Design MAC, start of the top module:
module MAC(
	clk,
	rst_n,
	in_valid,
	in_mode,
	in_act,
	in_wgt,
	out_act_idx,
	out_wgt_idx,
	out_idx,
    out_valid,
	out_data,
	out_finish
);
For scale: ~400 flip-flops, roughly 180 I/O pins, about 62000 um^2 of cells after synthesis.
Settings: LEC_CHECK=0, CAP_MARGIN=35, CORE_MARGIN=2, CORE_UTILIZATION=40, GPL_ROUTABILITY_DRIVEN=0, GPL_TIMING_DRIVEN=0, MAX_ROUTING_LAYER=met4, MIN_ROUTING_LAYER=met2, SETUP_SLACK_MARGIN=2.2, SLEW_MARGIN=20; clock period 8.4 ns.
run.sh (not shown) runs the stock make flow with config.mk's settings and CLKGATE_MAP_FILE=.
The baseline died in global routing (5_1_grt), error GRT-0116.
Change:
CAP_MARGIN = 20   (was 35)
CORE_UTILIZATION = 70   (was 40)
CTS_CLUSTER_DIAMETER = 328   (was unset)
CTS_CLUSTER_SIZE = 36   (was unset)
GPL_ROUTABILITY_DRIVEN = unset   (was 0)
GPL_TIMING_DRIVEN = unset   (was 0)
MAX_ROUTING_LAYER = unset   (was met4)
MIN_ROUTING_LAYER = unset   (was met2)
SETUP_SLACK_MARGIN = 1.28   (was 2.2)
clock period = 5.35 ns   (was 8.4 ns; I/O delays follow)
Result: The new run aborted during global routing (5_1_grt) (GRT-0232). Die area went down by well over a third. Synthesized cell count does not change. Area after synthesis stays the same.
Change:
CORE_UTILIZATION = 14   (was 70)
CTS_CLUSTER_DIAMETER = unset   (was 328)
CTS_CLUSTER_SIZE = unset   (was 36)
SETUP_SLACK_MARGIN = unset   (was 1.28)
clock period = 10.6 ns   (was 5.35 ns; I/O delays follow)
Result: Now the flow produced a clean layout. Synthesized area stays the same. Die area is higher to 4.9 times its value. Synthesized cell count stays the same.
Change:
CORE_UTILIZATION = 66   (was 14)
CTS_CLUSTER_DIAMETER = 27   (was unset)
CTS_CLUSTER_SIZE = 37   (was unset)
MAX_ROUTING_LAYER = met4   (was unset)
SETUP_SLACK_MARGIN = 1.41   (was unset)
clock period = 8.4 ns   (was 10.6 ns; I/O delays follow)
With this change the flow completed and failed the layout checks on negative setup slack.
Register-to-register slack gets worse by 1.0 ns.
Via count rises by 20%.
Area after synthesis does not change.

========
## run 1
MAC again, from the RTL that the note above started with.
==> flow/config.mk <==
export PLATFORM = sky130hd
export DESIGN_NAME = MAC
export DESIGN_NICKNAME = MAC
export VERILOG_FILES = /design/flow/design.v
export SDC_FILE = /design/flow/constraint.sdc
export NUM_CORES = 4
export LEC_CHECK = 0
export ABC_AREA = 1
export CAP_MARGIN = 20
export CORE_ASPECT_RATIO = 0.5
export CORE_MARGIN = 2
export CORE_UTILIZATION = 72
export CTS_CLUSTER_DIAMETER = 382
export CTS_CLUSTER_SIZE = 95
export SETUP_SLACK_MARGIN = 1.29
export SLEW_MARGIN = 20
export TNS_END_PERCENT = 10
==> flow/constraint.sdc <==
create_clock -name core_clock -period 4.4 [get_ports {clk}]
set_input_delay 0.8800 -clock core_clock [delete_from_list [all_inputs] [get_ports {clk}]]
set_output_delay 0.8800 -clock core_clock [all_outputs]
set_load 0.01 [all_outputs]
For run 1, the flow was terminated by a tool error in global routing (5_1_grt) and produced no final design.
[inputs] run 2 vs run 1
- CTS_CLUSTER_SIZE no longer set, was 95
- CELL_PAD_IN_SITES_GLOBAL_PLACEMENT now 0, previously not set
- HOLD_SLACK_MARGIN now 0.19, previously not set
- TNS_END_PERCENT now 70, was 10
- SETUP_SLACK_MARGIN now 1.77, was 1.29
- GPL_TIMING_DRIVEN now 1, previously not set
- CTS_CLUSTER_DIAMETER no longer set, was 382
- CAP_MARGIN now 30, was 20
- CORE_ASPECT_RATIO now 0.73, was 0.5
- ABC_AREA no longer set, was 1
- PLACE_DENSITY_LB_ADDON now 0.0, previously not set
- CORE_UTILIZATION now 20, was 72
- the clock period (ns, I/O delays scaled along) now 14.8, was 4.4
Notes after the runs:
- Of run 1 and run 2, just one finished clean: run 2.
- Run status, run 1: aborted in global routing (5_1_grt), error GRT-0116
- [run 2] synthesized chip area reported by yosys rose about 1.2% relative to run 1
- Die size in run 2 is 260% higher than in run 1
- Average size of a mapped cell | run 2 above run 1
- Summary of run 2 over run 1: area fraction in mux cells higher; post-synthesis cell type count went up 92%.
- Post-synthesis simple-gate area fraction was lower in the run labelled run 2.
- Per the comparison of run 2 with run 1, synthesized cell count went down; number of levels in the clock H-tree went up by 1.
- [compare] base=run 1 new=run 2: core area up 220000 sq um, post-placement worst setup slack up 8.00 ns, area after synthesis up about 1.2%.
diff inputs: run 2 => run 3
- a deleted PLACE_DENSITY_LB_ADDON that had been 0.0
- a change of CORE_UTILIZATION from 20 to 48
- a deleted TNS_END_PERCENT that had been 70
- a change of CORE_MARGIN from 2 to 5
- a change of CAP_MARGIN from 30 to 20
- a deleted CELL_PAD_IN_SITES_GLOBAL_PLACEMENT that had been 0
- a deleted CORE_ASPECT_RATIO that had been 0.73
- a deleted GPL_TIMING_DRIVEN that had been 1
- a deleted SETUP_SLACK_MARGIN that had been 1.77
- a deleted HOLD_SLACK_MARGIN that had been 0.19
- a change of the clock period (ns, I/O delays scaled along) from 14.8 to 8.4
Notes after the runs:
- From run 2 to run 3 the numbers moved as follows: met1 track utilization from global routing saw an increase; detail-routed net length per standard cell fell 5.5%; first-pass GRT wire length moved down; core utilization climbed 32 points.
- Run 3 reached the end of the flow, and the finished layout is clean on the timing, design-rule and antenna checks.
- The number of vias in the routed layout in run 3 is 1.05 times that in run 2.
- Run 3 vs run 2: time the final worst path needs with I/O delays and setup down
- NOTE: area growth from synthesis to layout in run 3 falls short of that of run 2
- Comparing the two runs side by side, run 3 comes out behind run 2 on setup slack.
- Run comparison: run 2 most used routing layer met1; run 3 most used routing layer met2
Relative to run 3, the following input files were edited for run 4:
- CORE_UTILIZATION: 48 -> 40
- CORE_MARGIN: 5 -> 2
==> comparison <==
Across run 3 and run 4, none had a timing, DRC or antenna violation.
Compared run 4 vs run 3, and non-clock buffer total of the final layout is down in run 4.
Measured against run 3, the count of cell instances traversed by the critical path of run 4 comes out at 0.893 times the reference value.
Sort run 3 and run 4 by maximum number of pins on one net before global-route repair desc -> top: run 3
On arrival time at the worst endpoint: run 4 sits below run 3.
Compared with run 3, run 4 shows a multi-input gate share of total cell area that is 0.44 points lower.
Run 4 vs. run 3: total half-perimeter wirelength after legalization and detailed placement down about 0.9%, count of cells resized by post-cts repair went down.
Relative to run 4, the following input files were edited for run 5:
- changing CAP_MARGIN from 20 to 25
- setting CELL_PAD_IN_SITES_GLOBAL_PLACEMENT to 0 for the first time
- setting GPL_TIMING_DRIVEN to 1 for the first time
- setting MAX_ROUTING_LAYER to met4 for the first time
- setting PLACE_DENSITY_LB_ADDON to 0.0 for the first time
- setting SETUP_SLACK_MARGIN to -0.65 for the first time
- setting CORE_ASPECT_RATIO to 0.73 for the first time
- changing CORE_UTILIZATION from 40 to 66
- changing the clock period (ns, I/O delays scaled along) from 8.4 to 6.96
[summary]
Finished, but not clean: run 5, with setup timing. Run 4: done, clean on timing, DRC and antenna. Sort run 5 and run 4 by signal arrival time at the worst endpoint asc -> top: run 4. Taking run 4 as the reference point, the cell area after placement of run 5 rises by about 6%. Re number of nets in the layout: run 5 is 659 up on run 4. Relative to run 4, clock latency at the later pin of the worst-skew pair has gone down in run 5. The count of clock buffers in the final design of run 5 falls short of that of run 4 by 16. Against run 4, run 5 comes in about 8% higher on cell area.

========
## exp/yarrow
Starting RTL as in the previous note.
clock: 11.0 ns
lec_check: 0
cap_margin: 30
cell_pad_in_sites_global_placement: 0
core_aspect_ratio: 0.73
core_margin: 9
core_utilization: 20
cts_cluster_diameter: 324
cts_cluster_size: 11
gpl_routability_driven: 0
gpl_timing_driven: 1
max_routing_layer: met4
place_density_lb_addon: 0.1
setup_slack_margin: 2.13
slew_margin: 35
tns_end_percent: 70
exp/yarrow reached the end of the flow, and the finished layout is clean on the timing, design-rule and antenna checks.
The following lists how exp/indigo was set up differently from exp/yarrow:
Settings: removing CELL_PAD_IN_SITES_GLOBAL_PLACEMENT (formerly 0); removing TNS_END_PERCENT (formerly 70); removing GPL_TIMING_DRIVEN (formerly 1); removing PLACE_DENSITY_LB_ADDON (formerly 0.1); setting HOLD_SLACK_MARGIN to 0.19 for the first time; removing MAX_ROUTING_LAYER (formerly met4); setting MIN_ROUTING_LAYER to met2 for the first time; removing CTS_CLUSTER_SIZE (formerly 11); changing CTS_CLUSTER_DIAMETER from 324 to 196; changing CORE_MARGIN from 9 to 5; changing CORE_UTILIZATION from 20 to 48; removing CORE_ASPECT_RATIO (formerly 0.73); changing CAP_MARGIN from 30 to 20; removing SETUP_SLACK_MARGIN (formerly 2.13); changing SLEW_MARGIN from 35 to 20; changing the clock period (ns, I/O delays scaled along) from 11.0 to 8.4.
Findings:
Looking across exp/indigo and exp/yarrow, the single run that reached the end with no open violations was exp/yarrow.
Compared with exp/yarrow, in exp/indigo die size went down 59%; synthesized instance count shows no meaningful change; total clock buffers created by CTS has increased.
Cell resize tally after clock tree synthesis in exp/indigo vs exp/yarrow: down 69
Input-level comparison between exp/umber and exp/indigo:
Settings: swapping 196 for 382 in CTS_CLUSTER_DIAMETER; clearing HOLD_SLACK_MARGIN, which used to be 0.19; clearing GPL_ROUTABILITY_DRIVEN, which used to be 0; swapping 48 for 72 in CORE_UTILIZATION; clearing MIN_ROUTING_LAYER, which used to be met2; putting CTS_CLUSTER_SIZE at 95 where nothing was set; putting TNS_END_PERCENT at 10 where nothing was set; putting ABC_AREA at 1 where nothing was set; swapping 5 for 2 in CORE_MARGIN; swapping 8.4 for 4.4 in the clock period (ns, I/O delays scaled along).
## What came out
Stage in which a tool error killed exp/umber: global routing. Going from exp/indigo to exp/umber, the net count of the mapped netlist was found to have gone up by about 14%. Going from exp/indigo to exp/umber, the number of distinct library cells after synthesis was found to have gone down by 48%. Width of the die: exp/umber < exp/indigo.
The following lists how exp/zinc was set up differently from exp/umber:
Settings: a deleted ABC_AREA that had been 1; a deleted CTS_CLUSTER_DIAMETER that had been 382; a change of CORE_UTILIZATION from 72 to 48; a deleted CTS_CLUSTER_SIZE that had been 95; a deleted TNS_END_PERCENT that had been 10; a change of the clock period (ns, I/O delays scaled along) from 4.4 to 8.33.
## What came out
Measured against each other, exp/umber and exp/zinc differ in die height, the higher figure coming from exp/zinc.
The flow did not stop early for exp/zinc: all stages ran, and the layout cleared the timing, design-rule and antenna checks.
Deepest level of the CTS H-tree, exp/umber and exp/zinc, higher one = exp/zinc.
Summary: with exp/umber as the reference, instance count after placement with tap cells included in exp/zinc moved down by more than 10%.
diff inputs: exp/zinc => exp/harbor
Settings: changing CORE_UTILIZATION from 48 to 66; changing the clock period (ns, I/O delays scaled along) from 8.33 to 6.89.
## What came out
Comparing exp/harbor and exp/zinc, total placed cells including tap cells is higher on exp/harbor. exp/harbor -> exp/zinc: chip area in the Yosys report delta 0, exact match. In the flow results for exp/harbor and exp/zinc, the number of buffers created by CTS is smaller on exp/harbor. On setup slack after placement, the higher figure sits with exp/zinc, not exp/harbor. exp/harbor vs exp/zinc: die height down by more than 10%. Tool error GRT-0232 stopped exp/harbor during global routing; no final results. On exp/harbor: chip footprint is 27% lower than what exp/zinc gave. Taking exp/zinc as 1.0, exp/harbor lands at 0.855 on standard-cell row count.

========
build 52:
MAC again, from the RTL that the note above started with.
Settings: LEC_CHECK=0, CAP_MARGIN=30, CELL_PAD_IN_SITES_GLOBAL_PLACEMENT=0, CORE_ASPECT_RATIO=0.73, CORE_MARGIN=2, CORE_UTILIZATION=20, CTS_CLUSTER_SIZE=11, GPL_ROUTABILITY_DRIVEN=0, GPL_TIMING_DRIVEN=1, HOLD_SLACK_MARGIN=-0.08, PLACE_DENSITY_LB_ADDON=0.1, SETUP_SLACK_MARGIN=2.13, SLEW_MARGIN=20, TNS_END_PERCENT=70; clock period 14.8 ns.
Build 52: all stages complete, timing, DRC and antenna checks passed
Input-level comparison between build 73 and build 52:
- changing CAP_MARGIN from 30 to 20
- removing TNS_END_PERCENT (formerly 70)
- removing GPL_TIMING_DRIVEN (formerly 1)
- removing CORE_ASPECT_RATIO (formerly 0.73)
- removing CELL_PAD_IN_SITES_GLOBAL_PLACEMENT (formerly 0)
- removing CTS_CLUSTER_SIZE (formerly 11)
- removing PLACE_DENSITY_LB_ADDON (formerly 0.1)
- removing SETUP_SLACK_MARGIN (formerly 2.13)
- changing CORE_UTILIZATION from 20 to 40
- removing GPL_ROUTABILITY_DRIVEN (formerly 0)
- removing HOLD_SLACK_MARGIN (formerly -0.08)
- changing the clock period (ns, I/O delays scaled along) from 14.8 to 8.33
Results
Signed area change from the synthesized netlist to the final layout: build 73 > build 52
[compare] base=build 52 new=build 73: vertical die dimension decreased by about 17% relative to the old numbers, routed length on met2 shows a reduction of 4.3%.
Build 73 vs build 52, cell count along the critical path went down by 1.
Build 73 vs build 52 — highest attainable clock frequency climbed by more than a quarter
Non-clock buffer count (higher): build 73
Compared with build 52, number of clock buffers in the layout in build 73 decreased by a few percent.
Across both runs, sequential share of layout area was lower for build 73 than for build 52.
[build 73 vs build 52] die size: lower in build 73
diff inputs: build 73 => build 76
- CORE_UTILIZATION changed from 40 to 66
- the clock period (ns, I/O delays scaled along) changed from 8.33 to 6.88
### Flow results
global routing (5_1_grt): build 76 exited with error
From build 73 to build 76 the numbers moved as follows: share of flip-flops with an asynchronous set or reset held steady; post-placement setup slack shrank by 1.39 ns; number of rows created at floorplan shrank by about 22%.
Cell area after placement was higher in build 76 than in build 73.
Build 76 vs. build 73: synthesized cell count held, post-synthesis share of cell area spent on and-or and or-and gates closely matched the old numbers, total instance count after detailed placement saw a decrease, area of the die now sits lower.
The lower routability congestion estimate from global placement came out of build 73.
Yosys synthesis chip area of build 73 is on par with build 76.
